[flow/config.mk]
export PLATFORM = sky130hd
export DESIGN_NAME = bitonic_top
export DESIGN_NICKNAME = bitonic_top
export VERILOG_FILES = /design/flow/design.v
export SDC_FILE = /design/flow/constraint.sdc
export NUM_CORES = 4
export LEC_CHECK = 0
export ABC_AREA = 1
export CAP_MARGIN = 5
export CORE_MARGIN = 2
export CORE_UTILIZATION = 72
export CTS_CLUSTER_DIAMETER = 139
export CTS_CLUSTER_SIZE = 76
export PLACE_DENSITY = 0.65
export SETUP_SLACK_MARGIN = 0.11
export SLEW_MARGIN = 20
[flow/constraint.sdc]
create_clock -name core_clock -period 1.26 [get_ports {clk}]
set_input_delay 0.2520 -clock core_clock [delete_from_list [all_inputs] [get_ports {clk}]]
set_output_delay 0.2520 -clock core_clock [all_outputs]
set_load 0.01 [all_outputs]
[flow/design.v]
module bitonic_comp #(parameter DATA_WIDTH = 8, POLARITY = 0)
(clk, reset, valid, A, B, H, L, done);
input clk;
input reset;
input valid;
input [DATA_WIDTH-1:0] A;
input [DATA_WIDTH-1:0] B;
output [DATA_WIDTH-1:0] H;
output [DATA_WIDTH-1:0] L;
output done;
reg [DATA_WIDTH-1:0] H_r;
reg [DATA_WIDTH-1:0] L_r;
reg done_r;
wire comp;
assign comp = A < B;
assign H = H_r;
assign L = L_r;
assign done = done_r;
always @(posedge clk) begin
	if(reset) begin
		H_r <= 0;
		L_r <= 0;
		done_r <= 0;
	end else if(valid) begin
		if(POLARITY) begin
			H_r <= comp ? B : A;
			L_r <= comp ? A : B;
		end else begin
			H_r <= comp ? A : B;
			L_r <= comp ? B : A;
		end
		done_r <= 1;
	end else begin
		H_r <= 0;
		L_r <= 0;
		done_r <= 0;
	end
end
endmodule
module bitonic_node #(parameter DATA_WIDTH = 8, NODE_ORDER = 1, NODE_DWIDTH = 8, POLARITY = 1)
(clk, reset, valid, data_in, done, data_out);
input clk;
input reset;
input valid;
input [NODE_DWIDTH-1:0] data_in;
output done;
output [NODE_DWIDTH-1:0] data_out;
localparam NUM_COMP = 2**(NODE_ORDER-1);
genvar i_comp;
wire [NUM_COMP-1:0] nodes_done;
assign done = &nodes_done;
generate for(i_comp = 0; i_comp < NUM_COMP; i_comp = i_comp + 1) begin : comp_gen
	wire [DATA_WIDTH-1:0] A;
	wire [DATA_WIDTH-1:0] B;
	wire [DATA_WIDTH-1:0] H;
	wire [DATA_WIDTH-1:0] L;
	assign A = data_in[DATA_WIDTH*(i_comp + 1)-1-:DATA_WIDTH];
	assign B = data_in[DATA_WIDTH*(i_comp + 1 + NUM_COMP)-1-:DATA_WIDTH];
	assign data_out[DATA_WIDTH*(i_comp + 1)-1-:DATA_WIDTH] = H;
	assign data_out[DATA_WIDTH*(i_comp + 1 + NUM_COMP)-1-:DATA_WIDTH] = L;
	bitonic_comp #(.DATA_WIDTH(DATA_WIDTH), .POLARITY(POLARITY)) comp_constr (.clk(clk), .reset(reset), .valid(valid), .A(A), .B(B), .H(H), .L(L), .done(nodes_done[i_comp]));
end endgenerate
endmodule
module bitonic_block
#(parameter DATA_WIDTH = 8, BLOCK_DEPTH = 1, POLARITY = 0)
(clk, reset, data_in, valid, done, data_out);
input clk;
input reset;
input [2**BLOCK_DEPTH*DATA_WIDTH-1:0] data_in;
input valid;
output done;
output [2**BLOCK_DEPTH*DATA_WIDTH-1:0] data_out;
localparam T_WIDTH = 2**BLOCK_DEPTH*DATA_WIDTH;
localparam STATE_NUMS = $clog2(BLOCK_DEPTH + 1);
wire [T_WIDTH-1:0] bstage_outs [BLOCK_DEPTH:0];
wire [BLOCK_DEPTH:0] bstage_ready;
assign bstage_outs[0] = data_in;
assign bstage_ready[0] = valid;
assign done = bstage_ready[BLOCK_DEPTH] == 1;
assign data_out = done ? bstage_outs[BLOCK_DEPTH] : 0;
genvar i_bstage;
genvar i_node;
generate for(i_bstage = 0; i_bstage < BLOCK_DEPTH; i_bstage = i_bstage + 1) begin : bstage_gen
	localparam n_nodes = 2**i_bstage;
	wire [n_nodes-1:0] nodes_ready;
	assign bstage_ready[i_bstage + 1] = &nodes_ready;
	for(i_node = 0; i_node < n_nodes; i_node = i_node + 1) begin : node_gen
		localparam NODE_DWIDTH = DATA_WIDTH * 2**(BLOCK_DEPTH - i_bstage);
		wire [NODE_DWIDTH-1:0] node_data_in;
		assign node_data_in = bstage_outs[i_bstage][NODE_DWIDTH*(i_node+1)-1-:NODE_DWIDTH];
		wire [NODE_DWIDTH-1:0] node_data_out;
		bitonic_node #(.DATA_WIDTH(DATA_WIDTH), .NODE_ORDER(BLOCK_DEPTH - i_bstage), .NODE_DWIDTH(NODE_DWIDTH), .POLARITY(POLARITY)) node_constr (.clk(clk), .reset(reset), .valid(bstage_ready[i_bstage]), .data_in(node_data_in), .done(nodes_ready[i_node]), .data_out(node_data_out));
		assign bstage_outs[i_bstage+1][NODE_DWIDTH*(i_node+1)-1-:NODE_DWIDTH] = node_data_out;
	end
end endgenerate
endmodule
module bitonic_top
#(parameter NUM_INPUT = 16, DATA_WIDTH = 8)
(clk, reset, data_in, valid, done, data_out);
input clk;
input reset;
input [NUM_INPUT * DATA_WIDTH - 1:0] data_in;
input valid;
output done;
output [NUM_INPUT * DATA_WIDTH - 1:0] data_out;
localparam STAGES = $clog2(NUM_INPUT);
localparam ALL_WIDTH = NUM_INPUT * DATA_WIDTH;
wire [ALL_WIDTH - 1:0] stage_data [STAGES:0];
wire [STAGES:0] stage_ready;
assign stage_data[0] = data_in;
assign stage_ready[0] = valid;
assign done = stage_ready[STAGES] == 1;
assign data_out = stage_data[STAGES];
genvar i_stage;
genvar i_block;
generate for(i_stage = 0; i_stage < STAGES; i_stage = i_stage + 1) begin : stages_gen
	localparam BLOCK_COUNT = NUM_INPUT/(2**(i_stage+1));
	localparam BLOCK_DWIDTH = DATA_WIDTH*2**(i_stage+1);
	localparam BLOCK_DEPTH = i_stage + 1;
	wire [BLOCK_COUNT - 1:0] blks_done;
	assign stage_ready[i_stage+1] = &blks_done;
	for(i_block = 0; i_block < BLOCK_COUNT; i_block = i_block + 1) begin
		wire [BLOCK_DWIDTH-1:0] block_in;
		wire [BLOCK_DWIDTH-1:0] block_out;
		assign block_in = stage_data[i_stage][BLOCK_DWIDTH*(i_block+1)-1-:BLOCK_DWIDTH];
		assign stage_data[i_stage+1][BLOCK_DWIDTH*(i_block+1)-1-:BLOCK_DWIDTH] = block_out;
		bitonic_block #(.DATA_WIDTH(DATA_WIDTH), .BLOCK_DEPTH(BLOCK_DEPTH), .POLARITY(i_block%2)) blk_const (.clk(clk), .reset(reset), .data_in(block_in), .data_out(block_out), .done(blks_done[i_block]), .valid(stage_ready[i_stage]));
	end
end endgenerate
endmodule
[flow/run.sh]
#!/bin/bash
# the make line also repeats each setting of config.mk as NAME=value (left out here)
make -C /OpenROAD-flow-scripts/flow DESIGN_CONFIG=/design/flow/config.mk WORK_HOME=/design/flow/orfs CLKGATE_MAP_FILE= finish
==> results.cfg, run 1 <==
; implementation run metrics
[synthesis]
syn_inst = 10600
fa_ha_area_frac = 0.100
synth_cell_type_count = 20
top_cell = nand2_1
synth_top_area_share = 0.369
edf_count = 0
synthSimpleGateAreaFrac = 0.300
synth_seq_share = 0.369
yosys-top-cells-area = dfxtp_1 (37%), nand2_1 (13%), ha_1 (10%)
yosysWarnings = 10
ys_cells = 10600
synth.comb.largest_family = simple AND/OR/NAND/NOR gates
ys_chip_area_mm2 = 0.0700
async_reset_ff_frac = 0
syn_area_per_cell_um2 = 6.63
yosysTopAreaCell = dfxtp_1
syn_nets = 11200
xor_share = 0
mux_share = 0
ff_type = dfxtp_1
common_cells = nand2_1 (2452), nor2_1 (1542), inv_1 (1377)
compound_area_frac = 0.118
syn_area_mm2 = 0.0700
synth_flops = 1290

[placement]
io_buffers = 259
hpwl_um = 181000
place_area_mm2 = 0.0903
place.gp.congestion = 1.04
dp.cells = 13600

[cts]
cts_root_buffer = clkbuf_16
cts_buffer_depth = 3
hold_buffers = 0
cts_buffers = 22
htree_levels = 1
cts_sinks = 1290

[global_route]
grt_usage = 0.852
grt-ovfl-total = 917

[die]
rows = 114
fp_util = 0.725
die-area_mm2 = 0.0997
die_h_um = 316
ios = 260
core-area_mm2 = 0.0966
fp.dieW_um = 316

[status]
lastStage = 5_1_grt
error = [ERROR GRT-0232] Routing congestion too high. Check the congestion heatmap in the GUI.
status = aborted with a tool error
==> layer usage <==
layer	global-route usage	GRT overflow
met1	0.822	7
met2	1.00	513
met3	0.719	21
met4	0.931	372
met5	0.386	4
==> timing repair <==
action | in CTS
gates cloned | 4
pin swaps | 3
gates resized | 312
buffers inserted | 15
setup endpoints to repair | 1412
==> metrics by stage <==
stage	power [µW]	setup slack, ns
2_1_floorplan	50200	-0.703
3_3_place_gp	53700	-0.757
3_5_place_dp	54700	-0.885
4_1_cts	69500	-1.15
==> run 2: changes to the inputs <==
ABC_AREA = default   (was 1)
CAP_MARGIN = 20   (was 5)
CORE_MARGIN = 10   (was 2)
CORE_UTILIZATION = 40   (was 72)
CTS_CLUSTER_DIAMETER = default   (was 139)
CTS_CLUSTER_SIZE = 44   (was 76)
GPL_TIMING_DRIVEN = 0   (was default)
PLACE_DENSITY = default   (was 0.65)
SETUP_SLACK_MARGIN = 0.72   (was 0.11)
TNS_END_PERCENT = 65   (was default)
clock period = 3.0 ns   (was 1.26 ns; I/O delays follow)
==> results.cfg, run 2 <==
; synthesis and place-and-route metrics
[sta]
setup_viol = 0
finalSetupTns_ns = 0
rsz0062_at_grt = yes
fmax_mhz = 358
fin_crit_sh = 0.931
layout_min_cycle_time_ns = 2.79
timing.final.ws_setup_ns = 0.207
worst-slew-pin-transition_ns = 1.46
clock_skew_ns = 0.0442
hold_viol_final = 0
relSlewSlack = 0.0252
slew_viol_final = 0

[power]
sw_frac_of_total = 0.251
pg_seq_uw = 17500
powerClk_uw = 18700
power.group.top = the clock network
leakagePower_uw = 0.0352
vdd_drop_max_mv = 0.547
comb_power_share = 0.098
seqPwrFrac = 0.437
pwr-share-clk = 0.466
p_total_uw = 40100
powerDensity_mw_per_mm2 = 410
switchingPower_uw = 10100
comb-power_uw = 3910
internal_power_uw = 30000

[synthesis]
syn_nets = 9218
synth.comb.largest_family = simple AND/OR/NAND/NOR gates
synth_seq_share = 0.342
synthSimpleGateAreaFrac = 0.221
async_reset_ff_frac = 0
syn_area_mm2 = 0.0755
top_cell = dfxtp_1
ys_cells = 8527
synth_top_area_share = 0.342
synth_flops = 1290
ys_chip_area_mm2 = 0.0755
yosysTopAreaCell = dfxtp_1
syn_inst = 8527
ff_type = dfxtp_1
yosys-top-cells-area = dfxtp_1 (34%), ha_1 (9.3%), nand3_1 (8.0%)
mux_share = 0.0825
xor_share = 0
edf_count = 0
synth_cell_type_count = 52
fa_ha_area_frac = 0.0929
compound_area_frac = 0.188
yosysWarnings = 10
common_cells = dfxtp_1 (1290), nand3_1 (1199), nand2_1 (600)
syn_area_per_cell_um2 = 8.85

[cts]
htree_levels = 4
clkTransAtPathRegs_ns = 0.06
cts_sinks = 1290
hold_buffers = 0
cts_buffers = 148
tritoncts = yes
cts_buffer_depth = 3
cts_root_buffer = clkbuf_16
insertion_delay_ns = 0.84

[setup_path]
path_cells = buf_12 > clkbuf_16 > clkbuf_16 > buf_12 > clkbuf_16 > nand2_4 > ha_4 > and4bb_2 > nor4_4 > o21a_2 > buf_6 > o21ai_1 > a21oi_4
r2r_slack_ns = 0.21
rr_worst_depth = 13
cp-end-kind = flip-flop
crit_type = flip-flop to flip-flop
critPathSlowestCell = dfxtp_4
critPathBufInv = 6
cp_common_cell = clkbuf_16
path_depth = 13
arrival_ns = 3.52
max_stage_delay_ns = 0.35
required_ns = 3.72
cp_top_family = buffers and inverters
cp_max_fo = 6
cp-start-kind = flip-flop

[route]
ant_nets = 0
drt_iter0_markers = 6247
wl_per_cell_um = 24.4
viasPerCell = 6.01
drtPass1Iterations = 8
wirelength_um = 291000
drcViolationCount = 0
num_vias = 71900

[global_route]
grt_usage = 0.259
grt_pass1_vias = 68800
grt_max_degree = 17
grt-ovfl-total = 0
antenna_found_initial = 5
grt_first_pass_wirelength_um = 423000

[die]
die_h_um = 454
die-area_mm2 = 0.206
rows = 159
core-area_mm2 = 0.188
ios = 260
fp.dieW_um = 454
fp_util = 0.402

[hold_path]
hp-class = primary input to flip-flop
hold_path_depth = 3
min_from = data_in[12]

[run]
cap_violations = 0
warnings = 30

[placement]
io_buffers = 258
place_ws_ns = -0.894
place.gp.congestion = 1.03
hpwl_um = 219000

[status]
status = finished clean

[final_layout]
area_delta_synth_final_pct = 29.6
fin_nets = 10000
fin_util = 0.521
fillers = 17000
-- run 2: per-layer routing --
layer  vias up  global-route usage  part of all wire
met2      3241               0.455              0.49
met1     34300               0.286              0.37
met5         -                   0          0.000062
met4         2               0.191             0.087
met3       942              0.0342             0.053
li1      33400                   -                 -
-- run 2: through the flow --
step	area [µm²]	std cells	hold slack (ns)
CTS	89400	11700	0.412
global route	97800	12000	0.177
floorplan	75900	8527	0.453
finish	97800	12000	0.186
detailed placement	81600	11300	0.475
global placement	81600	11300	0.476
-- run 2: cell type report --
| type | instances | area [µm²] | area share |
|---|---|---|---|
| flip-flops and latches | 1290 | 26000 | 0.265 |
| repair buffers | 653 | 6850 | 0.0700 |
| plain buffers | 711 | 4800 | 0.0491 |
| clock buffers | 201 | 4220 | 0.0432 |
| clock inverters | 75 | 888 | 0.00908 |
| well taps | 2495 | 3120 | 0.0319 |
| multi-input cells | 6102 | 50400 | 0.515 |
| inverters | 424 | 1600 | 0.0163 |
| diodes | 3 | 7.51 | 0.0000767 |
-- run 2: timing repair --
action | in CTS | in global routing
gates cloned | 14 | 54
pin swaps | 147 | 498
setup endpoints to repair | 677 | 943
resized | 617 | 2017
buffers inserted | 86 | 241
==> run 3: changes to the inputs <==
CAP_MARGIN = 25   (was 20)
CELL_PAD_IN_SITES_GLOBAL_PLACEMENT = 2   (was default)
CORE_ASPECT_RATIO = 1.17   (was default)
CORE_MARGIN = 2   (was 10)
CORE_UTILIZATION = 35   (was 40)
CTS_CLUSTER_DIAMETER = 234   (was default)
CTS_CLUSTER_SIZE = default   (was 44)
GPL_TIMING_DRIVEN = 1   (was 0)
SETUP_SLACK_MARGIN = default   (was 0.72)
SLEW_MARGIN = 15   (was 20)
TNS_END_PERCENT = 95   (was 65)
clock period = 1.66 ns   (was 3.0 ns; I/O delays follow)
==> results.cfg, run 3 <==
; synthesis and place-and-route metrics
[synthesis]
xor_share = 0
async_reset_ff_frac = 0
mux_share = 0.0825
syn_area_mm2 = 0.0755
common_cells = dfxtp_1 (1290), nand3_1 (1199), nand2_1 (600)
syn_inst = 8527
syn_area_per_cell_um2 = 8.85
top_cell = dfxtp_1
synth_flops = 1290
synth.comb.largest_family = simple AND/OR/NAND/NOR gates
fa_ha_area_frac = 0.0929
synth_seq_share = 0.342
synthSimpleGateAreaFrac = 0.221
yosysWarnings = 10
syn_nets = 9218
compound_area_frac = 0.188
yosysTopAreaCell = dfxtp_1
synth_top_area_share = 0.342
ys_cells = 8527
edf_count = 0
ff_type = dfxtp_1
yosys-top-cells-area = dfxtp_1 (34%), ha_1 (9.3%), nand3_1 (8.0%)
synth_cell_type_count = 52
ys_chip_area_mm2 = 0.0755

[status]
so.violations = negative setup slack
status = complete, but fails checks

[power]
leakagePower_uw = 0.0421
switchingPower_uw = 17200
comb_power_share = 0.092
p_total_uw = 71800
seqPwrFrac = 0.440
pg_seq_uw = 31600
vdd_drop_max_mv = 0.864
comb-power_uw = 6600
powerClk_uw = 33600
power.group.top = the clock network
internal_power_uw = 54600
pwr-share-clk = 0.468
powerDensity_mw_per_mm2 = 687
sw_frac_of_total = 0.240

[route]
wl_per_cell_um = 18.8
wirelength_um = 255000
drtPass1Iterations = 6
drt_iter0_markers = 3303
num_vias = 71200
viasPerCell = 5.26
ant_nets = 0
drcViolationCount = 0

[cts]
tritoncts = yes
cts_buffer_depth = 3
cts_buffers = 147
hold_buffers = 0
htree_levels = 4
insertion_delay_ns = 0.82
cts_root_buffer = clkbuf_16
clkTransAtPathRegs_ns = 0.06
cts_sinks = 1290

[die]
die_h_um = 506
fp.dieW_um = 433
die-area_mm2 = 0.219
rows = 184
fp_util = 0.352
core-area_mm2 = 0.215
ios = 260

[final_layout]
fin_cells = 13500
fillers = 20700
regArea_mm2 = 0.0258
comb_area_mm2 = 0.0464
fin_nets = 11200
area_delta_synth_final_pct = 38.5

[placement]
dp.cells = 13200
hpwl_um = 202000
place.gp.congestion = 0.930
io_buffers = 259

[setup_path]
cp-start-kind = flip-flop
path_cells = buf_6 > clkbuf_16 > and2_1 > ha_1 > a21oi_1 > o211ai_1 > buf_4 > o21ai_4 > buf_12 > nand3_1 > a21oi_1 > buf_4
path_depth = 12
cp-end-kind = flip-flop
max_stage_delay_ns = 0.38
arrival_ns = 3.18
cp_max_fo = 8
rr_worst_depth = 12
critPathBufInv = 5
required_ns = 2.42
cp_top_family = buffers and inverters
critPathSlowestCell = dfxtp_4
r2r_slack_ns = -0.76
crit_type = flip-flop to flip-flop

[run]
warnings = 32
cap_violations = 0

[sta]
layout_min_cycle_time_ns = 2.42
slew_viol_final = 0
hold_viol_final = 0
timing.final.ws_setup_ns = -0.760
fin_crit_sh = 1.46
fmax_mhz = 413
setup_viol = 1314
clock_skew_ns = 0.0219
rsz0062_at_grt = yes
worst-slew-pin-transition_ns = 0.639
relSlewSlack = 0.572

[hold_path]
hp-class = primary input to flip-flop
min_from = data_in[106]
hold_path_depth = 4

[global_route]
grt_usage = 0.224
grt-ovfl-total = 0
grt_max_degree = 57
grt_first_pass_wirelength_um = 393000
antenna_found_initial = 6
grt_pass1_vias = 69700
==> run 3: cell type report <==
type,instances,share of cell area
Timing Repair Buffer,2553,0.211
Clock buffer,196,0.0393
Clock inverter,75,0.00854
Tap cell,2883,0.0345
Sequential cell,1290,0.247
Inverter,424,0.0155
Antenna cell,5,0.000120
Multi-Input combinational cell,6113,0.444
==> run 3: through the flow <==
stage | setup TNS [ns] | setup WS [ns] | utilization | area, µm² | hold slack (ns)
finish | -506.20 | -0.760 | 0.487 | 105000 | 0.248
detailed placement | -703.06 | -0.940 | 0.452 | 97100 | 0.480
floorplan | -383.72 | -0.624 | - | 76300 | 0.453
global placement | -677.06 | -0.890 | 0.452 | 97100 | 0.475
CTS | -555.63 | -0.814 | 0.479 | 103000 | 0.179
global route | -659.71 | -0.834 | 0.487 | 105000 | 0.234
==> run 3: layer usage <==
| metal | global-route usage | wire length [µm] | share of wire | vias up |
|---|---|---|---|---|
| met5 | 0 | 13 | 0.000051 | - |
| met4 | 0.110 | 13400 | 0.053 | 2 |
| met3 | 0.0251 | 7360 | 0.029 | 437 |
| met2 | 0.419 | 133000 | 0.52 | 1375 |
| met1 | 0.247 | 101000 | 0.40 | 33700 |
| li1 | - | - | - | 35700 |
==> run 3: what timing repair did <==
action,CTS,global route
gates cloned,11,16
gates resized,504,311
buffers inserted,32,30
endpoints found under the setup margin,1304,1398
pin swaps,39,104
==> run 4: changes to the inputs <==
ABC_AREA = 1   (was default)
CAP_MARGIN = 20   (was 25)
CORE_ASPECT_RATIO = default   (was 1.17)
CORE_MARGIN = 8   (was 2)
CORE_UTILIZATION = 68   (was 35)
CTS_CLUSTER_DIAMETER = 42   (was 234)
CTS_CLUSTER_SIZE = 14   (was default)
GPL_TIMING_DRIVEN = 0   (was 1)
HOLD_SLACK_MARGIN = -0.05   (was default)
MAX_ROUTING_LAYER = met4   (was default)
PLACE_DENSITY_LB_ADDON = 0.11   (was default)
SETUP_SLACK_MARGIN = -0.09   (was default)
SLEW_MARGIN = 25   (was 15)
TNS_END_PERCENT = default   (was 95)
clock period = 3.0 ns   (was 1.66 ns; I/O delays follow)
==> results.cfg, run 4 <==
; implementation run metrics
[status]
status = aborted with a tool error
lastStage = 3_1_place_gp_skip_io
error = [ERROR FLW-0024] Place density exceeds 1.0 (current PLACE_DENSITY_LB_ADDON =  0.11). Please check if the value of  PLACE_DENSITY_LB_ADDON is between 0 and 0.99.

[synthesis]
ys_cells = 10600
fa_ha_area_frac = 0.100
synthSimpleGateAreaFrac = 0.300
top_cell = nand2_1
synth.comb.largest_family = simple AND/OR/NAND/NOR gates
ff_type = dfxtp_1
synth_top_area_share = 0.369
edf_count = 0
syn_inst = 10600
yosysWarnings = 10
compound_area_frac = 0.118
syn_nets = 11200
yosysTopAreaCell = dfxtp_1
synth_flops = 1290
xor_share = 0
async_reset_ff_frac = 0
yosys-top-cells-area = dfxtp_1 (37%), nand2_1 (13%), ha_1 (10%)
syn_area_mm2 = 0.0700
ys_chip_area_mm2 = 0.0700
syn_area_per_cell_um2 = 6.63
synth_cell_type_count = 20
mux_share = 0
synth_seq_share = 0.369
common_cells = nand2_1 (2452), nor2_1 (1542), inv_1 (1377)

[die]
core-area_mm2 = 0.102
fp_util = 0.687
die-area_mm2 = 0.113
fp.dieW_um = 337
die_h_um = 337
rows = 117
==> run 5: changes to the inputs <==
ABC_AREA = default   (was 1)
CAP_MARGIN = 5   (was 20)
CELL_PAD_IN_SITES_GLOBAL_PLACEMENT = default   (was 2)
CORE_MARGIN = 2   (was 8)
CORE_UTILIZATION = 72   (was 68)
CTS_CLUSTER_DIAMETER = default   (was 42)
CTS_CLUSTER_SIZE = 79   (was 14)
GPL_TIMING_DRIVEN = default   (was 0)
HOLD_SLACK_MARGIN = default   (was -0.05)
MAX_ROUTING_LAYER = default   (was met4)
PLACE_DENSITY_LB_ADDON = default   (was 0.11)
SETUP_SLACK_MARGIN = 0.71   (was -0.09)
SLEW_MARGIN = 20   (was 25)
TNS_END_PERCENT = 5   (was default)
clock period = 2.45 ns   (was 3.0 ns; I/O delays follow)
==> results.cfg, run 5 <==
; synthesis and place-and-route metrics
[final_layout]
fin_nets = 9586
fin_util = 0.850
area_delta_synth_final_pct = 16.9
fin_cells = 10400
fillers = 5923

[sta]
clock_skew_ns = 0.0284
timing.hold.ws_ns = 0.437
layout_min_cycle_time_ns = 2.62
timing.final.ws_setup_ns = -0.168
relSlewSlack = 0.287
fmax_mhz = 382
slew_viol_final = 0
setup_viol = 57
fin_crit_sh = 1.07
rsz0062_at_grt = yes
hold_viol_final = 0
worst-slew-pin-transition_ns = 1.06

[hold_path]
hp-class = primary input to flip-flop
hold_path_depth = 3
min_from = data_in[79]

[synthesis]
top_cell = dfxtp_1
compound_area_frac = 0.188
yosys-top-cells-area = dfxtp_1 (34%), ha_1 (9.3%), nand3_1 (8.0%)
edf_count = 0
syn_area_mm2 = 0.0755
yosysTopAreaCell = dfxtp_1
mux_share = 0.0825
ys_chip_area_mm2 = 0.0755
xor_share = 0
synth_flops = 1290
syn_nets = 9218
ys_cells = 8527
syn_inst = 8527
synth_seq_share = 0.342
common_cells = dfxtp_1 (1290), nand3_1 (1199), nand2_1 (600)
fa_ha_area_frac = 0.0929
syn_area_per_cell_um2 = 8.85
yosysWarnings = 10
ff_type = dfxtp_1
synth_cell_type_count = 52
synthSimpleGateAreaFrac = 0.221
async_reset_ff_frac = 0
synth.comb.largest_family = simple AND/OR/NAND/NOR gates
synth_top_area_share = 0.342

[power]
comb-power_uw = 3470
internal_power_uw = 36000
pwr-share-clk = 0.468
comb_power_share = 0.074
switchingPower_uw = 10800
powerClk_uw = 21900
pg_seq_uw = 21400
vdd_drop_max_mv = 0.711
leakagePower_uw = 0.0342
sw_frac_of_total = 0.230
power.group.top = the clock network
powerDensity_mw_per_mm2 = 530
seqPwrFrac = 0.458

[die]
fp.dieW_um = 328
ios = 260
die_h_um = 328
core-area_mm2 = 0.104
fp_util = 0.727
die-area_mm2 = 0.107
rows = 118

[setup_path]
arrival_ns = 3.29
r2r_slack_ns = -0.17
rr_worst_depth = 9
cp_top_family = simple AND/OR/NAND/NOR gates
critPathBufInv = 2
required_ns = 3.12
max_stage_delay_ns = 0.45
critPathSlowestCell = dfxtp_4
cp-end-kind = flip-flop
path_depth = 9
cp_max_fo = 30
crit_type = flip-flop to flip-flop
cp-start-kind = flip-flop
path_cells = buf_16 > and2_2 > ha_1 > and4bb_1 > nor4_2 > o21a_2 > buf_4 > o21ai_0 > a21oi_1

[cts]
clkTransAtPathRegs_ns = 0.06
cts_buffers = 135
cts_sinks = 1290
htree_levels = 4
cts_root_buffer = clkbuf_16
insertion_delay_ns = 0.77
tritoncts = yes
cts_buffer_depth = 3

[route]
drt_iter0_markers = 7795
viasPerCell = 6.85
num_vias = 71200
wirelength_um = 227000
dr_wl_met3_um = 18200
wl_per_cell_um = 21.9
drcViolationCount = 0
ant_nets = 0
met1Wirelength_um = 83100
drtPass1Iterations = 7
wl_met2_um = 108000
top_layer_used = met5

[global_route]
grt-ovfl-total = 0
grt_usage = 0.389
grt_pass1_vias = 65700
grt_first_pass_wirelength_um = 344000
grt_max_degree = 66
antenna_found_initial = 8

[placement]
place.gp.congestion = 0.997
hpwl_um = 156000
dp.cells = 10100
io_buffers = 259

[status]
status = complete, but fails checks
so.violations = negative setup slack

[run]
warnings = 32
cap_violations = 0
[run 5: final cells by class]
type | count | area, µm² | share of cell area
Timing Repair Buffer | 931 | 8960 | 0.102
Antenna cell | 5 | 12.5 | 0.000142
Clock buffer | 185 | 3960 | 0.0449
Sequential cell | 1290 | 25800 | 0.293
Tap cell | 1380 | 1730 | 0.0196
Multi-Input combinational cell | 6113 | 45300 | 0.513
Inverter | 424 | 1620 | 0.0184
Clock inverter | 56 | 816 | 0.00924
[run 5: stage by stage]
step,TNS (ns),total power (µW),setup WS [ns],area [µm²]
2_1_floorplan,0,24100,0.166,75900
3_3_place_gp,-23.24,25000,-0.263,81800
3_5_place_dp,-33.61,25200,-0.343,81800
4_1_cts,-12.43,46600,-0.155,86700
5_1_grt,-12.63,47900,-0.260,88200
6_report,-2.78,46700,-0.168,88200
[run 5: routing by layer]
metal / vias up / GRT usage
met4: 4 / 0.256
met1: 33300 / 0.452
li1: 32500 / -
met2: 4206 / 0.664
met3: 1148 / 0.0611
met5: - / 0
[run 5: what timing repair did]
action | in CTS | in global routing
endpoints found under the hold margin | 0 | 0
cloned | 2 | 19
hold buffers | 0 | 0
endpoints found under the setup margin | 1378 | 1409
setup buffers | 0 | 35
pin swaps | 0 | 89
resized | 146 | 307
==> run 6: changes to the inputs <==
CAP_MARGIN = 20   (was 5)
CORE_ASPECT_RATIO = 1.17   (was default)
CORE_UTILIZATION = 66   (was 72)
CTS_CLUSTER_DIAMETER = 234   (was default)
CTS_CLUSTER_SIZE = 24   (was 79)
GPL_TIMING_DRIVEN = 1   (was default)
SETUP_SLACK_MARGIN = 0.27   (was 0.71)
SLEW_MARGIN = 15   (was 20)
TNS_END_PERCENT = 95   (was 5)
clock period = 2.9 ns   (was 2.45 ns; I/O delays follow)
==> results.cfg, run 6 <==
; synthesis and place-and-route metrics
[status]
status = finished clean

[placement]
hpwl_um = 151000
place.gp.congestion = 0.976
place_ws_ns = -0.0436
io_buffers = 259
place_area_mm2 = 0.0793
dp.cells = 9934

[synthesis]
async_reset_ff_frac = 0
synth_flops = 1290
syn_inst = 8527
yosysTopAreaCell = dfxtp_1
compound_area_frac = 0.188
ys_chip_area_mm2 = 0.0755
synth_cell_type_count = 52
synth.comb.largest_family = simple AND/OR/NAND/NOR gates
synth_top_area_share = 0.342
syn_nets = 9218
yosys-top-cells-area = dfxtp_1 (34%), ha_1 (9.3%), nand3_1 (8.0%)
edf_count = 0
fa_ha_area_frac = 0.0929
syn_area_per_cell_um2 = 8.85
ys_cells = 8527
top_cell = dfxtp_1
yosysWarnings = 10
common_cells = dfxtp_1 (1290), nand3_1 (1199), nand2_1 (600)
ff_type = dfxtp_1
synth_seq_share = 0.342
syn_area_mm2 = 0.0755
xor_share = 0
mux_share = 0.0825
synthSimpleGateAreaFrac = 0.221

[cts]
tritoncts = yes
cts_buffers = 59
insertion_delay_ns = 0.72
cts_sinks = 1290
cts_root_buffer = clkbuf_16
cts_buffer_depth = 3
hold_buffers = 0
htree_levels = 2
clkTransAtPathRegs_ns = 0.10

[setup_path]
critPathBufInv = 2
endpoint = data_out[2]
cp-start-kind = flip-flop
path_cells = bufbuf_16 > and2_1 > clkdlybuf4s50_1
critPathSlowestCell = clkdlybuf4s50_1
r2r_slack_ns = 0.29
crit_type = flip-flop to primary output
arrival_ns = 2.10
required_ns = 2.32
path_depth = 3
rr_worst_depth = 9
cp_top_family = buffers and inverters
cp-end-kind = primary output
cp_max_fo = 64
max_stage_delay_ns = 0.53

[route]
drcViolationCount = 0
ant_nets = 0
wirelength_um = 200000
num_vias = 65400
viasPerCell = 6.52
drtPass1Iterations = 6
drt_iter0_markers = 5931
wl_per_cell_um = 19.9

[hold_path]
hp-class = flip-flop to flip-flop
hold_path_depth = 2

[final_layout]
fin_cells = 10000
area_delta_synth_final_pct = 7.79
fin_area_mm2 = 0.0813
fin_nets = 9218
fin_util = 0.716

[die]
die_h_um = 370
fp.dieW_um = 317
die-area_mm2 = 0.117
rows = 134
ios = 260
core-area_mm2 = 0.114
fp_util = 0.664

[power]
comb_power_share = 0.089
sw_frac_of_total = 0.239
p_total_uw = 29900
pg_seq_uw = 18100
powerDensity_mw_per_mm2 = 367
comb-power_uw = 2670
pwr-share-clk = 0.307
vdd_drop_max_mv = 0.503
leakagePower_uw = 0.0291
switchingPower_uw = 7150
seqPwrFrac = 0.604
power.group.top = sequential cells
internal_power_uw = 22700
powerClk_uw = 9160

[sta]
worst-slew-pin-transition_ns = 0.996
clock_skew_ns = 0.0279
fin_crit_sh = 0.923
relSlewSlack = 0.336
fmax_mhz = 373
rsz0062_at_grt = yes
hold_viol_final = 0
layout_min_cycle_time_ns = 2.68
setup_viol = 0
timing.final.ws_setup_ns = 0.222
slew_viol_final = 0

[global_route]
antenna_found_initial = 4
grt_usage = 0.327
grt_pass1_vias = 59500
grt_first_pass_wirelength_um = 314000
grt_max_degree = 94
grt-ovfl-total = 0

[run]
cap_violations = 0
warnings = 31
## run 6: metrics by stage
step / hold WS, ns / setup TNS (ns)
5_1_grt: 0.495 / 0
3_5_place_dp: 0.477 / -0.216
4_1_cts: 0.479 / 0
6_report: 0.484 / 0
3_3_place_gp: 0.470 / 0
2_1_floorplan: 0.453 / 0
## run 6: metal layers
layer | routed length, µm | GRT usage | vias to the layer above
met5 | 26 | 0 | -
met4 | 14500 | 0.202 | 4
met3 | 9070 | 0.0308 | 591
met2 | 99800 | 0.583 | 2349
met1 | 76600 | 0.374 | 30800
li1 | - | - | 31600
## run 6: timing repair
action,in CTS,in global routing
setup buffers,0,18
gates resized,0,45
pin swaps,0,10
cloned,1,9
endpoints found under the setup margin,128,317
endpoints found under the hold margin,0,0
## run 6: area by class of cell
| type | instances | area, µm² |
|---|---|---|
| Tap cell | 1496 | 1870 |
| Timing Repair Buffer | 643 | 6060 |
| Antenna cell | 1 | 2.50 |
| Fill cell | 8861 | 32300 |
| Inverter | 424 | 1620 |
| Multi-Input combinational cell | 6109 | 44400 |
| Sequential cell | 1290 | 25800 |
| Clock buffer | 61 | 1510 |
| Clock inverter | 3 | 33.8 |
==> run 7: changes to the inputs <==
CAP_MARGIN = 5   (was 20)
CORE_UTILIZATION = 72   (was 66)
clock period = 2.44 ns   (was 2.9 ns; I/O delays follow)
==> results.cfg, run 7 <==
; implementation run metrics
[status]
status = aborted with a tool error
lastStage = 5_1_grt

[synthesis]
mux_share = 0.0825
edf_count = 0
ys_cells = 8527
fa_ha_area_frac = 0.0929
synth.comb.largest_family = simple AND/OR/NAND/NOR gates
syn_area_mm2 = 0.0755
top_cell = dfxtp_1
async_reset_ff_frac = 0
xor_share = 0
syn_inst = 8527
synthSimpleGateAreaFrac = 0.221
yosysTopAreaCell = dfxtp_1
synth_flops = 1290
ys_chip_area_mm2 = 0.0755
syn_area_per_cell_um2 = 8.85
compound_area_frac = 0.188
ff_type = dfxtp_1
synth_cell_type_count = 52
syn_nets = 9218
yosysWarnings = 10
yosys-top-cells-area = dfxtp_1 (34%), ha_1 (9.3%), nand3_1 (8.0%)
synth_top_area_share = 0.342
common_cells = dfxtp_1 (1290), nand3_1 (1199), nand2_1 (600)
synth_seq_share = 0.342

[die]
ios = 260
fp_util = 0.725
fp.dieW_um = 303
die_h_um = 354
rows = 128
die-area_mm2 = 0.107
core-area_mm2 = 0.104

[placement]
dp.cells = 10100
place_area_mm2 = 0.0820
io_buffers = 259
hpwl_um = 158000
place.gp.congestion = 1.05

[cts]
hold_buffers = 0
cts_buffers = 59
cts_root_buffer = clkbuf_16
htree_levels = 2
cts_sinks = 1290
cts_buffer_depth = 3
## run 7: through the flow
step	setup slack (ns)	hold slack, ns
3_5_place_dp	-0.353	0.475
3_3_place_gp	-0.260	0.471
2_1_floorplan	0.156	0.453
4_1_cts	-0.126	0.416
## run 7: timing repair
action                                  4_1_cts
gates resized                              1015
pin swaps                                   329
cloned                                       47
endpoints found under the setup margin      836
setup buffers                               160
==> run 8: changes to the inputs <==
CAP_MARGIN = 25   (was 5)
CELL_PAD_IN_SITES_GLOBAL_PLACEMENT = 1   (was default)
CORE_UTILIZATION = 35   (was 72)
CTS_CLUSTER_SIZE = default   (was 24)
GPL_ROUTABILITY_DRIVEN = 0   (was default)
HOLD_SLACK_MARGIN = 0.26   (was default)
SETUP_SLACK_MARGIN = 0.06   (was 0.27)
SLEW_MARGIN = 0   (was 15)
TNS_END_PERCENT = 50   (was 95)
clock period = 1.66 ns   (was 2.44 ns; I/O delays follow)
==> results.cfg, run 8 <==
; synthesis and place-and-route metrics
[status]
status = complete, but fails checks
so.violations = negative setup slack

[setup_path]
cp_top_family = AND-OR/OR-AND gates
cp-start-kind = flip-flop
max_stage_delay_ns = 0.42
required_ns = 2.41
rr_worst_depth = 11
path_depth = 11
critPathSlowestCell = dfxtp_4
crit_type = flip-flop to flip-flop
critPathBufInv = 4
arrival_ns = 3.20
cp_common_cell = buf_4
cp-end-kind = flip-flop
cp_max_fo = 6
r2r_slack_ns = -0.78
path_cells = buf_12 > clkbuf_16 > nand2_1 > ha_1 > nand3_2 > o211ai_1 > buf_4 > o21a_2 > o21ai_0 > a21oi_2 > buf_4

[synthesis]
mux_share = 0.0825
ff_type = dfxtp_1
syn_inst = 8527
synth_top_area_share = 0.342
synth_cell_type_count = 52
fa_ha_area_frac = 0.0929
common_cells = dfxtp_1 (1290), nand3_1 (1199), nand2_1 (600)
syn_area_mm2 = 0.0755
syn_area_per_cell_um2 = 8.85
xor_share = 0
compound_area_frac = 0.188
syn_nets = 9218
yosys-top-cells-area = dfxtp_1 (34%), ha_1 (9.3%), nand3_1 (8.0%)
ys_cells = 8527
synth_flops = 1290
edf_count = 0
top_cell = dfxtp_1
yosysTopAreaCell = dfxtp_1
synth_seq_share = 0.342
synth.comb.largest_family = simple AND/OR/NAND/NOR gates
async_reset_ff_frac = 0
ys_chip_area_mm2 = 0.0755
yosysWarnings = 10
synthSimpleGateAreaFrac = 0.221

[cts]
cts_buffers = 143
tritoncts = yes
cts_root_buffer = clkbuf_16
clkTransAtPathRegs_ns = 0.06
insertion_delay_ns = 0.81
cts_sinks = 1290
htree_levels = 4
cts_buffer_depth = 3

[power]
power.group.top = the clock network
vdd_drop_max_mv = 1.13
switchingPower_uw = 17200
powerClk_uw = 34100
sw_frac_of_total = 0.239
seqPwrFrac = 0.439
powerDensity_mw_per_mm2 = 693
leakagePower_uw = 0.0415
pwr-share-clk = 0.474
internal_power_uw = 54700
comb-power_uw = 6270
pg_seq_uw = 31500
comb_power_share = 0.087

[sta]
fmax_mhz = 409
rsz0062_at_grt = yes
hold_viol_final = 0
worst-slew-pin-transition_ns = 0.686
layout_min_cycle_time_ns = 2.44
setup_viol = 1331
fin_crit_sh = 1.47
relSlewSlack = 0.542
timing.final.ws_setup_ns = -0.784
slew_viol_final = 0
finalSetupTns_ns = -565.21
clock_skew_ns = 0.0224

[global_route]
grt_pass1_vias = 69100
grt-ovfl-total = 0
grt_first_pass_wirelength_um = 374000
grt_max_degree = 60
grt_usage = 0.209
antenna_found_initial = 1

[hold_path]
hp-class = primary input to flip-flop
min_from = data_in[33]
hold_path_depth = 4

[placement]
hpwl_um = 187000
io_buffers = 259

[die]
rows = 184
core-area_mm2 = 0.215
die-area_mm2 = 0.219
fp_util = 0.352
die_h_um = 506
ios = 260
fp.dieW_um = 433

[route]
viasPerCell = 5.29
drcViolationCount = 0
ant_nets = 0
num_vias = 71300
wirelength_um = 239000
drtPass1Iterations = 7
wl_per_cell_um = 17.7
drt_iter0_markers = 3986

[final_layout]
fin_nets = 11200
fin_util = 0.483
area_delta_synth_final_pct = 37.4

[run]
cap_violations = 0
warnings = 29
run 8: area by class of cell:
class                      count  area, µm²
tap                         2883       3610
fill                       20600     111000
antenna                        3       7.51
inverter                     424       1620
sequential                  1290      25900
clock inverter                75       1130
multi-input combinational   6109      45800
timing repair buffer        2504      21600
clock buffer                 185       3980
run 8: per-layer routing:
layer  track usage  part of all wire
met5             0                 0
met4        0.0951             0.048
met3        0.0212             0.030
met2         0.388              0.52
met1         0.237              0.41
run 8: through the flow:
stage          hold slack [ns]  total power (µW)  area, µm²  cells  setup WS (ns)
5_1_grt                  0.307             74600     104000  13500         -0.891
2_1_floorplan            0.453             35700      76300   8527         -0.624
3_3_place_gp             0.483             38000      95600  13000         -0.947
4_1_cts                  0.261             72700     102000  13400         -0.737
3_5_place_dp             0.483             38200      95600  13000          -1.00
6_report                 0.328             71900     104000  13500         -0.784
run 8: repair_timing:
item,4_1_cts,5_1_grt
setup buffers,19,47
cloned,9,14
endpoints found under the setup margin,1378,1409
pin swaps,17,116
resized,480,224
hold buffers,116,0
hold endpoints to repair,118,0
==> run 9: changes to the inputs <==
CAP_MARGIN = 20   (was 25)
CELL_PAD_IN_SITES_GLOBAL_PLACEMENT = default   (was 1)
CORE_ASPECT_RATIO = default   (was 1.17)
CORE_UTILIZATION = 72   (was 35)
CTS_CLUSTER_DIAMETER = default   (was 234)
GPL_ROUTABILITY_DRIVEN = default   (was 0)
GPL_TIMING_DRIVEN = default   (was 1)
HOLD_SLACK_MARGIN = default   (was 0.26)
PLACE_DENSITY_LB_ADDON = 0.0   (was default)
SETUP_SLACK_MARGIN = 0.17   (was 0.06)
SLEW_MARGIN = 20   (was 0)
TNS_END_PERCENT = default   (was 50)
clock period = 0.667 ns   (was 1.66 ns; I/O delays follow)
==> results.cfg, run 9 <==
; implementation run metrics
[synthesis]
yosysWarnings = 10
synth_top_area_share = 0.342
common_cells = dfxtp_1 (1290), nand3_1 (1199), nand2_1 (600)
xor_share = 0
ys_chip_area_mm2 = 0.0755
top_cell = dfxtp_1
fa_ha_area_frac = 0.0929
syn_area_mm2 = 0.0755
synth_cell_type_count = 52
yosysTopAreaCell = dfxtp_1
edf_count = 0
async_reset_ff_frac = 0
mux_share = 0.0825
syn_area_per_cell_um2 = 8.85
ys_cells = 8527
synth_seq_share = 0.342
ff_type = dfxtp_1
compound_area_frac = 0.188
synth.comb.largest_family = simple AND/OR/NAND/NOR gates
yosys-top-cells-area = dfxtp_1 (34%), ha_1 (9.3%), nand3_1 (8.0%)
synthSimpleGateAreaFrac = 0.221
syn_nets = 9218
syn_inst = 8527
synth_flops = 1290

[placement]
place_area_mm2 = 0.0943
hpwl_um = 190000
place.gp.congestion = 0.997
io_buffers = 259

[die]
fp.dieW_um = 328
ios = 260
die-area_mm2 = 0.107
rows = 118
core-area_mm2 = 0.104
die_h_um = 328
fp_util = 0.727

[status]
status = aborted with a tool error
lastStage = 4_1_cts
error = [ERROR DPL-0033] detailed placement checks failed during check placement.
[run 9: per-stage QoR]
stage / total power [µW] / util / hold slack [ns] / instances / worst slack (ns)
2_1_floorplan: 88800 / - / 0.262 / 8527 / -1.62
3_5_place_dp: 95000 / 0.908 / 0.483 / 11600 / -1.86
3_3_place_gp: 94100 / 0.908 / 0.473 / 11600 / -1.74
==> run 10: changes to the inputs <==
CAP_MARGIN = 35   (was 20)
CTS_CLUSTER_DIAMETER = 26   (was default)
CTS_CLUSTER_SIZE = 51   (was default)
SETUP_SLACK_MARGIN = 0.2   (was 0.17)
clock period = 0.661 ns   (was 0.667 ns; I/O delays follow)
==> results.cfg, run 10 <==
; implementation run metrics
[die]
fp_util = 0.727
rows = 118
core-area_mm2 = 0.104
die-area_mm2 = 0.107
ios = 260
die_h_um = 328
fp.dieW_um = 328

[synthesis]
ff_type = dfxtp_1
xor_share = 0
fa_ha_area_frac = 0.0929
yosys-top-cells-area = dfxtp_1 (34%), ha_1 (9.3%), nand3_1 (8.0%)
async_reset_ff_frac = 0
syn_area_per_cell_um2 = 8.85
synth_seq_share = 0.342
ys_chip_area_mm2 = 0.0755
synthSimpleGateAreaFrac = 0.221
edf_count = 0
syn_nets = 9218
synth_top_area_share = 0.342
common_cells = dfxtp_1 (1290), nand3_1 (1199), nand2_1 (600)
mux_share = 0.0825
yosysWarnings = 10
synth_cell_type_count = 52
synth.comb.largest_family = simple AND/OR/NAND/NOR gates
compound_area_frac = 0.188
syn_area_mm2 = 0.0755
yosysTopAreaCell = dfxtp_1
top_cell = dfxtp_1
synth_flops = 1290
ys_cells = 8527
syn_inst = 8527

[status]
error = [ERROR DPL-0038] Utilization greater than 100%, impossible to legalize
lastStage = 4_1_cts
status = aborted with a tool error

[placement]
hpwl_um = 189000
io_buffers = 259
place_ws_ns = -1.94
place.gp.congestion = 0.988
==> run 10: through the flow <==
step	instances	instance area, µm²	hold slack, ns
after global placement	11600	94200	0.471
after detailed placement	11600	94200	0.487
after floorplan	8527	76300	0.260
==> run 11: changes to the inputs <==
CAP_MARGIN = 20   (was 35)
CORE_ASPECT_RATIO = 1.61   (was default)
CORE_UTILIZATION = 18   (was 72)
CTS_CLUSTER_DIAMETER = 71   (was 26)
CTS_CLUSTER_SIZE = default   (was 51)
MAX_ROUTING_LAYER = met4   (was default)
PLACE_DENSITY_LB_ADDON = 0.13   (was 0.0)
SETUP_SLACK_MARGIN = 0.03   (was 0.2)
clock period = 1.61 ns   (was 0.661 ns; I/O delays follow)
==> results.cfg, run 11 <==
; synthesis and place-and-route metrics
[power]
seqPwrFrac = 0.416
powerDensity_mw_per_mm2 = 708
sw_frac_of_total = 0.247
comb_power_share = 0.090
vdd_drop_max_mv = 0.710
internal_power_uw = 58900
power.group.top = the clock network
powerClk_uw = 38700
p_total_uw = 78300
switchingPower_uw = 19300
pwr-share-clk = 0.494
leakagePower_uw = 0.0441
pg_seq_uw = 32600
comb-power_uw = 7020

[global_route]
grt-ovfl-total = 0
grt_max_degree = 66
antenna_found_initial = 3
grt_usage = 0.133
grt_first_pass_wirelength_um = 435000
grt_pass1_vias = 71800

[sta]
timing.final.ws_setup_ns = -0.914
rsz0062_at_grt = yes
fmax_mhz = 396
clock_skew_ns = 0.0398
hold_viol_final = 0
relSlewSlack = 0.564
slew_viol_final = 0
worst-slew-pin-transition_ns = 0.651
layout_min_cycle_time_ns = 2.52
setup_viol = 1393
fin_crit_sh = 1.57

[synthesis]
synth_seq_share = 0.342
syn_inst = 8527
synth.comb.largest_family = simple AND/OR/NAND/NOR gates
top_cell = dfxtp_1
synthSimpleGateAreaFrac = 0.221
async_reset_ff_frac = 0
fa_ha_area_frac = 0.0929
synth_top_area_share = 0.342
yosysTopAreaCell = dfxtp_1
syn_area_mm2 = 0.0755
yosysWarnings = 10
xor_share = 0
ff_type = dfxtp_1
common_cells = dfxtp_1 (1290), nand3_1 (1199), nand2_1 (600)
synth_cell_type_count = 52
syn_area_per_cell_um2 = 8.85
ys_cells = 8527
ys_chip_area_mm2 = 0.0755
mux_share = 0.0825
synth_flops = 1290
yosys-top-cells-area = dfxtp_1 (34%), ha_1 (9.3%), nand3_1 (8.0%)
edf_count = 0
syn_nets = 9218
compound_area_frac = 0.188

[route]
ant_nets = 0
viasPerCell = 4.44
wl_per_cell_um = 17.8
drt_iter0_markers = 4074
drcViolationCount = 0
num_vias = 72200
drtPass1Iterations = 6
wirelength_um = 289000

[final_layout]
area_delta_synth_final_pct = 46.6
fin_nets = 11400
fin_util = 0.265
fillers = 44500

[cts]
cts_sinks = 1290
cts_buffers = 171
tritoncts = yes
cts_buffer_depth = 4
htree_levels = 4
cts_root_buffer = clkbuf_16
clkTransAtPathRegs_ns = 0.06
insertion_delay_ns = 0.85

[setup_path]
crit_type = flip-flop to flip-flop
cp-start-kind = flip-flop
path_cells = buf_12 > and2_1 > buf_12 > ha_1 > nand3_2 > o211ai_1 > buf_4 > o21a_2 > buf_4 > o21ai_0 > a21oi_1
critPathBufInv = 4
arrival_ns = 3.27
max_stage_delay_ns = 0.39
cp_top_family = AND-OR/OR-AND gates
critPathSlowestCell = dfxtp_4
r2r_slack_ns = -0.91
path_depth = 11
required_ns = 2.36
cp_max_fo = 36
cp-end-kind = flip-flop
rr_worst_depth = 11

[placement]
hpwl_um = 233000
io_buffers = 259
place.gp.congestion = 0.854

[run]
cap_violations = 0
warnings = 30

[die]
fp_util = 0.181
core-area_mm2 = 0.417
ios = 260
die_h_um = 826
rows = 301
fp.dieW_um = 514
die-area_mm2 = 0.425

[hold_path]
hp-class = primary input to flip-flop
min_from = data_in[106]
hold_path_depth = 4

[status]
so.violations = negative setup slack
status = complete, but fails checks
run 11: what timing repair did:
| action | in CTS | in global routing |
|---|---|---|
| endpoints found under the hold margin | 0 | 0 |
| buffers inserted | 49 | 49 |
| setup endpoints to repair | 1351 | 1407 |
| gates resized | 314 | 343 |
| pin swaps | 84 | 120 |
| hold buffers | 0 | 0 |
| cloned | 15 | 21 |
run 11: area by class of cell:
| cell class | instances | area, µm² | share of cell area |
|---|---|---|---|
| repair buffers | 2686 | 24000 | 0.217 |
| well taps | 5454 | 6820 | 0.0617 |
| diodes | 3 | 7.51 | 0.0000679 |
| multi-input cells | 6111 | 46600 | 0.421 |
| clock buffers | 219 | 4730 | 0.0428 |
| inverters | 424 | 1620 | 0.0147 |
| flip-flops and latches | 1290 | 25900 | 0.234 |
| clock inverters | 83 | 940 | 0.00850 |
run 11: metal layers:
metal,track usage,vias up,part of all wire
met2,0.256,1375,0.55
li1,-,36000,-
met3,0.0135,397,0.027
met4,0.0525,0,0.043
met1,0.136,34400,0.38
met5,-,-,0
run 11: per-stage QoR:
stage	worst slack [ns]	area (µm²)	setup TNS, ns	std cells	hold slack [ns]
global placement	-1.29	101000	-853.09	15800	0.490
global route	-0.975	111000	-794.86	16300	0.190
floorplan	-0.674	76300	-439.84	8527	0.450
CTS	-0.991	109000	-705.56	16200	0.148
detailed placement	-1.33	101000	-871.53	15800	0.487
finish	-0.914	111000	-635.62	16300	0.222
==> run 12: changes to the inputs <==
CAP_MARGIN = 15   (was 20)
CORE_ASPECT_RATIO = default   (was 1.61)
CORE_UTILIZATION = 72   (was 18)
CTS_CLUSTER_DIAMETER = 104   (was 71)
CTS_CLUSTER_SIZE = 15   (was default)
MAX_ROUTING_LAYER = default   (was met4)
PLACE_DENSITY_LB_ADDON = default   (was 0.13)
SETUP_SLACK_MARGIN = -0.17   (was 0.03)
SLEW_MARGIN = 30   (was 20)
clock period = 2.22 ns   (was 1.61 ns; I/O delays follow)
==> results.cfg, run 12 <==
; synthesis and place-and-route metrics
[status]
status = complete, but fails checks
so.violations = negative setup slack

[sta]
clock_skew_ns = 0.0252
worst-slew-pin-transition_ns = 0.976
setup_viol = 601
hold_viol_final = 0
rsz0062_at_grt = yes
timing.final.ws_setup_ns = -0.524
fmax_mhz = 364
layout_min_cycle_time_ns = 2.74
relSlewSlack = 0.344
slew_viol_final = 0
fin_crit_sh = 1.24

[synthesis]
synth.comb.largest_family = simple AND/OR/NAND/NOR gates
xor_share = 0
syn_area_mm2 = 0.0755
ff_type = dfxtp_1
synth_cell_type_count = 52
compound_area_frac = 0.188
async_reset_ff_frac = 0
yosys-top-cells-area = dfxtp_1 (34%), ha_1 (9.3%), nand3_1 (8.0%)
edf_count = 0
ys_cells = 8527
top_cell = dfxtp_1
fa_ha_area_frac = 0.0929
synthSimpleGateAreaFrac = 0.221
syn_area_per_cell_um2 = 8.85
synth_flops = 1290
ys_chip_area_mm2 = 0.0755
common_cells = dfxtp_1 (1290), nand3_1 (1199), nand2_1 (600)
synth_seq_share = 0.342
syn_inst = 8527
synth_top_area_share = 0.342
mux_share = 0.0825
yosysTopAreaCell = dfxtp_1
syn_nets = 9218
yosysWarnings = 10

[final_layout]
fin_cells = 10600
fin_nets = 9895
area_delta_synth_final_pct = 17.4
fin_area_mm2 = 0.0886

[power]
switchingPower_uw = 10600
power.group.top = sequential cells
seqPwrFrac = 0.541
powerClk_uw = 15900
comb_power_share = 0.096
comb-power_uw = 4210
leakagePower_uw = 0.0340
internal_power_uw = 33100
p_total_uw = 43700
pwr-share-clk = 0.363
pg_seq_uw = 23600
powerDensity_mw_per_mm2 = 493
sw_frac_of_total = 0.242
vdd_drop_max_mv = 0.664

[setup_path]
path_depth = 10
cp-start-kind = flip-flop
max_stage_delay_ns = 0.48
critPathBufInv = 3
cp_top_family = AND-OR/OR-AND gates
path_cells = buf_12 > clkbuf_16 > and2_1 > ha_4 > nand3_2 > o211ai_1 > o21ai_2 > buf_4 > nand3_1 > a21oi_1
rr_worst_depth = 10
r2r_slack_ns = -0.52
required_ns = 2.77
cp_max_fo = 9
crit_type = flip-flop to flip-flop
critPathSlowestCell = dfxtp_4
cp-end-kind = flip-flop
arrival_ns = 3.30

[cts]
clkTransAtPathRegs_ns = 0.07
cts_sinks = 1290
cts_root_buffer = clkbuf_16
cts_buffers = 95
cts_buffer_depth = 3
tritoncts = yes
htree_levels = 3
hold_buffers = 0
insertion_delay_ns = 0.70

[die]
rows = 118
core-area_mm2 = 0.104
ios = 260
fp_util = 0.727
die_h_um = 328
die-area_mm2 = 0.107
fp.dieW_um = 328

[global_route]
grt_usage = 0.390
antenna_found_initial = 10
grt-ovfl-total = 0
grt_first_pass_wirelength_um = 345000
grt_pass1_vias = 66400
grt_max_degree = 73

[route]
viasPerCell = 6.85
wl_per_cell_um = 22.0
drcViolationCount = 0
ant_nets = 0
num_vias = 72600
drt_iter0_markers = 8258
wirelength_um = 233000
drtPass1Iterations = 9

[hold_path]
hold_path_depth = 1
hp-class = flip-flop to flip-flop

[placement]
dp.cells = 10400
place.gp.congestion = 1.02
place_area_mm2 = 0.0842
hpwl_um = 162000
io_buffers = 259

[run]
warnings = 31
cap_violations = 0
run 12: what timing repair did:
action / in CTS / in global routing
pin swaps: 16 / 113
resized: 153 / 213
setup endpoints to repair: 276 / 326
gates cloned: 8 / 21
buffers inserted: 11 / 40
run 12: routing by layer:
metal	wire length, µm	GRT usage	vias to the layer above
met4	19700	0.256	10
met3	19100	0.0539	1269
met5	71	0	-
met1	83300	0.444	34000
met2	111000	0.685	4368
li1	-	-	33000
run 12: per-stage QoR:
step	TNS [ns]	hold WS [ns]	setup slack, ns	utilization
after floorplan	-36.59	0.453	-0.167	-
after global placement	-100.08	0.462	-0.470	0.811
after detailed placement	-132.21	0.477	-0.537	0.811
after CTS	-29.68	0.467	-0.195	0.837
after global routing	-136.47	0.490	-0.541	0.853
final	-72.58	0.482	-0.524	0.853
run 12: final cells by class:
type / instances / area [µm²]
fillers: 5849 / 15200
diodes: 4 / 10.0
multi-input cells: 6115 / 45400
well taps: 1380 / 1730
flip-flops and latches: 1290 / 25800
inverters: 424 / 1620
clock inverters: 3 / 33.8
repair buffers: 1278 / 11500
clock buffers: 99 / 2460
==> run 13: changes to the inputs <==
CAP_MARGIN = 10   (was 15)
CTS_CLUSTER_DIAMETER = 378   (was 104)
CTS_CLUSTER_SIZE = default   (was 15)
SETUP_SLACK_MARGIN = default   (was -0.17)
SLEW_MARGIN = 20   (was 30)
clock period = 2.45 ns   (was 2.22 ns; I/O delays follow)
==> results.cfg, run 13 <==
; synthesis and place-and-route metrics
[sta]
hold_viol_final = 0
worst-slew-pin-transition_ns = 0.954
relSlewSlack = 0.359
fin_crit_sh = 1.14
rsz0062_at_grt = yes
fmax_mhz = 360
layout_min_cycle_time_ns = 2.78
setup_viol = 34
timing.final.ws_setup_ns = -0.331
finalSetupTns_ns = -1.97
slew_viol_final = 0
clock_skew_ns = 0.0303

[synthesis]
ys_chip_area_mm2 = 0.0755
syn_area_per_cell_um2 = 8.85
ff_type = dfxtp_1
yosys-top-cells-area = dfxtp_1 (34%), ha_1 (9.3%), nand3_1 (8.0%)
common_cells = dfxtp_1 (1290), nand3_1 (1199), nand2_1 (600)
syn_inst = 8527
yosysWarnings = 10
mux_share = 0.0825
synthSimpleGateAreaFrac = 0.221
ys_cells = 8527
yosysTopAreaCell = dfxtp_1
compound_area_frac = 0.188
synth_seq_share = 0.342
edf_count = 0
top_cell = dfxtp_1
async_reset_ff_frac = 0
syn_area_mm2 = 0.0755
synth_cell_type_count = 52
syn_nets = 9218
synth.comb.largest_family = simple AND/OR/NAND/NOR gates
synth_flops = 1290
synth_top_area_share = 0.342
xor_share = 0
fa_ha_area_frac = 0.0929

[setup_path]
required_ns = 3.06
path_cells = buf_4 > clkbuf_16 > and2_1 > ha_1 > a21oi_1 > o211ai_1 > o21a_2 > o21ai_0 > a21oi_1
cp_common_cell = a21oi_1
r2r_slack_ns = -0.33
crit_type = flip-flop to flip-flop
cp-start-kind = flip-flop
cp-end-kind = flip-flop
rr_worst_depth = 9
arrival_ns = 3.39
path_depth = 9
max_stage_delay_ns = 0.47
cp_max_fo = 20
cp_top_family = AND-OR/OR-AND gates
critPathBufInv = 2
critPathSlowestCell = a21oi_1

[route]
ant_nets = 0
num_vias = 71300
drtPass1Iterations = 10
drt_iter0_markers = 7739
viasPerCell = 6.82
wl_per_cell_um = 21.5
wirelength_um = 225000
drcViolationCount = 0

[power]
sw_frac_of_total = 0.235
powerDensity_mw_per_mm2 = 527
comb-power_uw = 3680
pwr-share-clk = 0.459
powerClk_uw = 21300
comb_power_share = 0.079
leakagePower_uw = 0.0335
power.group.top = sequential cells
seqPwrFrac = 0.462
internal_power_uw = 35500
switchingPower_uw = 10900
vdd_drop_max_mv = 0.620
pg_seq_uw = 21400

[status]
status = complete, but fails checks
so.violations = negative setup slack

[cts]
htree_levels = 4
cts_buffer_depth = 3
cts_sinks = 1290
cts_buffers = 133
cts_root_buffer = clkbuf_16
tritoncts = yes
clkTransAtPathRegs_ns = 0.07
insertion_delay_ns = 0.76
hold_buffers = 0

[hold_path]
hold_path_depth = 3
min_from = data_in[15]
hp-class = primary input to flip-flop

[die]
die_h_um = 328
rows = 118
die-area_mm2 = 0.107
ios = 260
core-area_mm2 = 0.104
fp_util = 0.727
fp.dieW_um = 328

[placement]
hpwl_um = 154000
io_buffers = 259
dp.cells = 10100
place_area_mm2 = 0.0816
place.gp.congestion = 1.01

[final_layout]
fillers = 5848
fin_nets = 9658
fin_util = 0.848
area_delta_synth_final_pct = 16.7
regArea_mm2 = 0.0258
comb_area_mm2 = 0.0452
fin_cells = 10500
fin_area_mm2 = 0.0881

[global_route]
grt_usage = 0.381
antenna_found_initial = 4
grt_pass1_vias = 65000
grt-ovfl-total = 0
grt_max_degree = 66
grt_first_pass_wirelength_um = 337000

[run]
cap_violations = 0
warnings = 30
## run 13: layout make-up
class | instances | area share
Antenna cell | 6 | 0.000171
Clock buffer | 177 | 0.0426
Clock inverter | 62 | 0.00956
Multi-Input combinational cell | 6120 | 0.513
Sequential cell | 1290 | 0.293
Inverter | 424 | 0.0184
Tap cell | 1380 | 0.0196
Timing Repair Buffer | 998 | 0.103
## run 13: timing repair
| action | in CTS | in global routing |
|---|---|---|
| endpoints found under the setup margin | 288 | 305 |
| buffers inserted | 7 | 64 |
| gates resized | 149 | 177 |
| gates cloned | 8 | 22 |
| pin swaps | 5 | 108 |
## run 13: layer usage
| metal | track usage | vias to the layer above | routed length [µm] |
|---|---|---|---|
| met2 | 0.660 | 4231 | 107000 |
| met3 | 0.0486 | 1178 | 17600 |
| met1 | 0.439 | 33300 | 82100 |
| met4 | 0.261 | 4 | 18300 |
| met5 | 0 | - | 29 |
| li1 | - | 32600 | - |
## run 13: stage by stage
stage	total power (µW)	setup slack, ns	hold WS, ns
CTS	46000	0.00206	0.385
global placement	25000	-0.251	0.469
floorplan	24100	0.00150	0.453
finish	46400	-0.331	0.416
detailed placement	25100	-0.358	0.476
global route	47600	-0.314	0.415
==> run 14: changes to the inputs <==
CAP_MARGIN = 20   (was 10)
CORE_UTILIZATION = 66   (was 72)
CTS_CLUSTER_DIAMETER = default   (was 378)
clock period = 2.43 ns   (was 2.45 ns; I/O delays follow)
==> results.cfg, run 14 <==
; synthesis and place-and-route metrics
[die]
core-area_mm2 = 0.114
fp.dieW_um = 342
die-area_mm2 = 0.117
fp_util = 0.663
ios = 260
die_h_um = 342
rows = 124

[setup_path]
critPathSlowestCell = dfxtp_4
max_stage_delay_ns = 0.38
path_cells = buf_12 > clkbuf_16 > and2_1 > ha_1 > a21oi_1 > o211ai_1 > buf_4 > o21a_2 > or3_1 > a21oi_1
crit_type = flip-flop to flip-flop
cp-start-kind = flip-flop
r2r_slack_ns = -0.08
cp_common_cell = a21oi_1
required_ns = 3.12
cp_top_family = AND-OR/OR-AND gates
path_depth = 10
cp_max_fo = 15
rr_worst_depth = 10
arrival_ns = 3.20
critPathBufInv = 3
cp-end-kind = flip-flop

[cts]
cts_buffer_depth = 3
cts_root_buffer = clkbuf_16
hold_buffers = 0
tritoncts = yes
insertion_delay_ns = 0.76
htree_levels = 4
cts_sinks = 1290
cts_buffers = 137
clkTransAtPathRegs_ns = 0.06

[power]
seqPwrFrac = 0.452
powerDensity_mw_per_mm2 = 539
internal_power_uw = 36900
comb_power_share = 0.076
vdd_drop_max_mv = 0.834
pwr-share-clk = 0.473
powerClk_uw = 22600
sw_frac_of_total = 0.228
power.group.top = the clock network
pg_seq_uw = 21600
leakagePower_uw = 0.0336
comb-power_uw = 3620
switchingPower_uw = 10900

[sta]
worst-slew-pin-transition_ns = 1.04
clock_skew_ns = 0.0173
layout_min_cycle_time_ns = 2.51
fin_crit_sh = 1.03
finalSetupTns_ns = -0.354
relSlewSlack = 0.304
fmax_mhz = 399
slew_viol_final = 0
hold_viol_final = 0
setup_viol = 11
rsz0062_at_grt = yes
timing.final.ws_setup_ns = -0.0767

[final_layout]
fin_cells = 10600
area_delta_synth_final_pct = 17.5
fin_util = 0.779
fin_nets = 9678

[synthesis]
synth_top_area_share = 0.342
yosysWarnings = 10
syn_inst = 8527
ff_type = dfxtp_1
synth_flops = 1290
fa_ha_area_frac = 0.0929
synth.comb.largest_family = simple AND/OR/NAND/NOR gates
syn_area_mm2 = 0.0755
yosysTopAreaCell = dfxtp_1
compound_area_frac = 0.188
top_cell = dfxtp_1
common_cells = dfxtp_1 (1290), nand3_1 (1199), nand2_1 (600)
synth_cell_type_count = 52
ys_chip_area_mm2 = 0.0755
syn_area_per_cell_um2 = 8.85
syn_nets = 9218
synth_seq_share = 0.342
yosys-top-cells-area = dfxtp_1 (34%), ha_1 (9.3%), nand3_1 (8.0%)
edf_count = 0
mux_share = 0.0825
synthSimpleGateAreaFrac = 0.221
async_reset_ff_frac = 0
xor_share = 0
ys_cells = 8527

[run]
warnings = 31
cap_violations = 0

[route]
viasPerCell = 6.49
ant_nets = 0
drcViolationCount = 0
drtPass1Iterations = 7
wl_per_cell_um = 20.2
wirelength_um = 214000
num_vias = 68800
drt_iter0_markers = 6097
antenna_cells = 0

[placement]
hpwl_um = 156000
io_buffers = 259
place.gp.congestion = 0.966
dp.cells = 10300
place_ws_ns = -0.361

[hold_path]
hold_path_depth = 3
min_from = data_in[31]
hp-class = primary input to flip-flop

[status]
status = complete, but fails checks
so.violations = negative setup slack

[global_route]
grt_max_degree = 66
grt_util_met3 = 0.0439
busiest_layer = met2
grt_pass1_vias = 62900
grtUsageMet2 = 0.594
grt_first_pass_wirelength_um = 330000
grt-ovfl-total = 0
grt_usage = 0.343
gr-usage-met1 = 0.406
antenna_found_initial = 3
run 14: metal layers:
layer  up-vias  share of wire  routed length [µm]
met5         -       0.000093                  20
met4         4          0.066               14100
met3       693          0.061               13100
met2      2978           0.49              105000
met1     32500           0.39               82600
li1      32600              -                   -
run 14: final cells by class:
class / instances / area [µm²]
clock buffer: 183 / 3970
clock inverter: 66 / 973
fill: 7886 / 25200
inverter: 424 / 1620
multi-input combinational: 6117 / 45100
sequential: 1290 / 25800
tap: 1512 / 1890
timing repair buffer: 1017 / 9320
run 14: per-stage QoR:
step / hold slack [ns] / total power, µW / cell area, µm²
2_1_floorplan: 0.453 / 24300 / 75500
3_3_place_gp: 0.472 / 25200 / 82200
3_5_place_dp: 0.474 / 25400 / 82200
4_1_cts: 0.365 / 47700 / 87200
5_1_grt: 0.420 / 49200 / 88700
6_report: 0.405 / 47800 / 88700
run 14: what timing repair did:
action                                  4_1_cts  5_1_grt
endpoints found under the setup margin      160      310
pin swaps                                     9      109
setup buffers                                 2       60
cloned                                        5       16
gates resized                               147      226
No activity file was given, so power comes from the tool's default toggle rates.
